==> flow/design.v (excerpt) <==
module mips16_core(
	input clk,
	input rst,  
	output [9:0] imem_addr,
	input [15:0] imem_rdata,
	output [9:0] dmem_addr,
	output dmem_we,
	output [15:0] dmem_wdata,
	input [15:0] dmem_rdata,
	input [15:0] in_data,
	output rf_we,
	output [4:0] rf_waddr,
	output [15:0] rf_wdata
	);
	wire ramWriteEN, regWriteEN, ZFlag, JFlag;
	wire [1:0] selA, selB, selC;
	wire [15:0] muxAout, muxBout, muxCout;
	wire [9:0] Caddr, ramAddress;
	wire [15:0] Instruction;
	wire [15:0] regAdata, regBdata;
	wire [3:0] ALUop;
	wire [15:0] ALUout;
	wire [9:0] Immediate;
	wire [15:0] ramBdata;
	wire [4:0] regAread, regBread, regwrite;
	wire [1:0] microcount;
	microcounter micro(.clk(clk), .Clear(rst), .count(microcount));
	wire ramclk = (microcount == 2'b00);  
	wire regclk = (microcount == 2'b01);  
	wire instrclk = (microcount == 2'b10);  
	PCOUNTER programcounter(
		.clk(clk),
		.En(instrclk),
		.Jaddr(muxBout[9:0]),  
		.Jflag(JFlag),
		.Caddr(Caddr),
		.Clear(rst)
		);
	assign imem_addr = Caddr;
	assign Instruction = imem_rdata;
	CTRLUNIT controlunit(
		.Instruction(Instruction),  
		.ZFlag(ZFlag),  
		.JFlag(JFlag),
		.RamWriteEN(ramWriteEN),
		.RamAddr(ramAddress),
		.ALUCtrl(ALUop),
		.RegWriteEN(regWriteEN),
		.RegWriteAddr(regwrite),
		.RegAddrA(regAread),
		.RegAddrB(regBread),
		.Immediate(Immediate),
		.MuxA(selA),
		.MuxB(selB),
		.MuxC(selC)
		);
	MUX3 muxA(
		.Ain(regAdata),
		.Bin({6'd0, Caddr}),
		.Cin(in_data),
		.Select(selA),
		.Output(muxAout)
		);
	MUX3 muxB(
		.Ain(regBdata),
		.Bin(ramBdata),
		.Cin({6'd0, Immediate}),
		.Select(selB),
  ...
export LEC_CHECK = 0
export CAP_MARGIN = 20
export CELL_PAD_IN_SITES_GLOBAL_PLACEMENT = 1
export CORE_ASPECT_RATIO = 0.61
export CORE_MARGIN = 2
export CORE_UTILIZATION = 40
export CTS_CLUSTER_SIZE = 20
export GPL_ROUTABILITY_DRIVEN = 0
export GPL_TIMING_DRIVEN = 0
export PLACE_DENSITY_LB_ADDON = 0.24
export SETUP_SLACK_MARGIN = 4.82
export SLEW_MARGIN = 20
export TNS_END_PERCENT = 75
create_clock -name core_clock -period 32.5 [get_ports {clk}]
run.sh (not shown) runs the stock make flow with config.mk's settings and CLKGATE_MAP_FILE=.
The baseline ended with an error in global routing with GRT-0232.
Edit:
Settings changed: CORE_ASPECT_RATIO 0.61 to unset, CTS_CLUSTER_SIZE 20 to unset, GPL_ROUTABILITY_DRIVEN 0 to unset, GPL_TIMING_DRIVEN 0 to unset, MAX_ROUTING_LAYER set to met4, PLACE_DENSITY_LB_ADDON 0.24 to unset, SETUP_SLACK_MARGIN 4.82 to unset, SLEW_MARGIN 20 to 10, TNS_END_PERCENT 75 to 10.
Clock period 32.5 ns to 37.6 ns, I/O delays scaled along.
The changed run ran to the end with violations: negative setup slack. Area after synthesis does not change. Die size barely changes. Synthesized cell count stays the same.

========
== run 1 ==
Starting RTL as in the previous note.
make LEC_CHECK=0 ABC_AREA=1 CAP_MARGIN=20 CORE_MARGIN=2 CORE_UTILIZATION=68 CTS_CLUSTER_DIAMETER=352 CTS_CLUSTER_SIZE=100 PLACE_DENSITY=0.4 SLEW_MARGIN=20 TNS_END_PERCENT=10 finish   # period 24.1 ns
Run 1: GRT-0232 in global routing -> run aborted
--- input diff run 1..run 2 ---
- removing PLACE_DENSITY (formerly 0.4)
- removing TNS_END_PERCENT (formerly 10)
- removing ABC_AREA (formerly 1)
- changing CORE_UTILIZATION from 68 to 40
- removing CTS_CLUSTER_SIZE (formerly 100)
- removing CTS_CLUSTER_DIAMETER (formerly 352)
- changing the clock period (ns, I/O delays scaled along) from 24.1 to 28.0
--- outcome ---
- Run 2 ends up with higher synthesized chip area reported by yosys than run 1 does.
- Run 1: it failed during global routing, and the tool reported GRT-0232.
- [run 2] flow finished | final checks: failed | reasons: negative setup slack
- On global placement routability congestion, the higher figure sits with run 1, not run 2.
- In the metrics for run 1 and run 2, the one carrying the higher post-synthesis xor/xnor area fraction is run 1.
- Estimated wirelength of the detail-placed design, run 1 and run 2: smaller value in run 1
- Compared to run 1, run 2 was floorplanned on a bigger die.
- Compared with run 1, run 2 shows a higher synthesized area.
- Floorplan net count for run 2 is lower than for run 1.
Changes in run 3 relative to run 2:
- PLACE_DENSITY now 0.35, previously not set
- ABC_AREA now 1, previously not set
- CORE_UTILIZATION now 64, was 40
- CTS_CLUSTER_SIZE now 95, previously not set
- the clock period (ns, I/O delays scaled along) now 38.0, was 28.0
Findings:
Status: run 3 FAILED at global routing (tool error). Summary: with run 2 as the reference, area figure in the yosys stat output in run 3 moved down slightly. Run 2 -> run 3: total of hold buffers inserted after clock tree synthesis delta 0, exact match. As of run 3, floorplan net count had risen by more than 10% compared to run 2. In the tables for run 2 and run 3, area fraction in and, or, nand and nor cells after synthesis reads higher with run 3. Weighted congestion at the end of routability-driven global placement, run 3 vs run 2: up by a few percent. Run 2 -> run 3: number of buffers on the longest clock path delta 0, exact match. Run 3 against run 2: mean cell area of the mapped netlist dropped about 15%; post-CTS setup buffer count dropped 104; xor/xnor share of the synthesized area climbed 0.20 points.
Input changes introduced in run 4 (baseline for comparison: run 3):
- clearing CTS_CLUSTER_SIZE, which used to be 95
- clearing PLACE_DENSITY, which used to be 0.35
- putting SETUP_SLACK_MARGIN at 5.0 where nothing was set
- putting HOLD_SLACK_MARGIN at 0.27 where nothing was set
- swapping 64 for 58 in CORE_UTILIZATION
- swapping 38.0 for 24.7 in the clock period (ns, I/O delays scaled along)
Notes after the runs:
- The layout from run 4, despite a flow that completed every stage, fails the layout checks, with the failing checks listed as negative setup slack.
- Re count of input and output buffers: no difference whatsoever between run 3 and run 4.
- The die area in run 4 sits 7600 µm² above the value recorded for run 3.
- As far as gate count after technology mapping goes, run 4 and run 3 are indistinguishable; the numbers are identical.
- Run 3 -> run 4: number of levels the H-tree was split into delta 0, exact match
- On sequential fraction of the synthesis area, run 3 tracks run 4 almost exactly.
- Taking run 4 over run 3, the count of standard-cell rows ratio works out to 1.05.
- Compared with run 3, in run 4 worst setup slack after placement down 9.76 ns, post-detailed-placement cell area up about 4%.
## Diff of input files: run 5 against run 4
- changing CORE_UTILIZATION from 58 to 66
- removing SETUP_SLACK_MARGIN (formerly 5.0)
- removing HOLD_SLACK_MARGIN (formerly 0.27)
- setting MAX_ROUTING_LAYER to met4 for the first time
- removing ABC_AREA (formerly 1)
- changing the clock period (ns, I/O delays scaled along) from 24.7 to 40.9
Findings:
On synthesized area, run 5 does worse than run 4.
Changes observed in run 5 relative to run 4: number of input and output port buffers inserted did not really move, arithmetic-cell share of the synthesized area counting full adders, half adders and majority gates lost 0.17 points.
Status: run 5 FAILED at global routing (tool error)
Complete run, failing final checks: run 4, reason negative setup slack.
Re final estimated routing congestion in global placement: run 4 and run 5 aren't equal, and the higher value belongs to run 5.
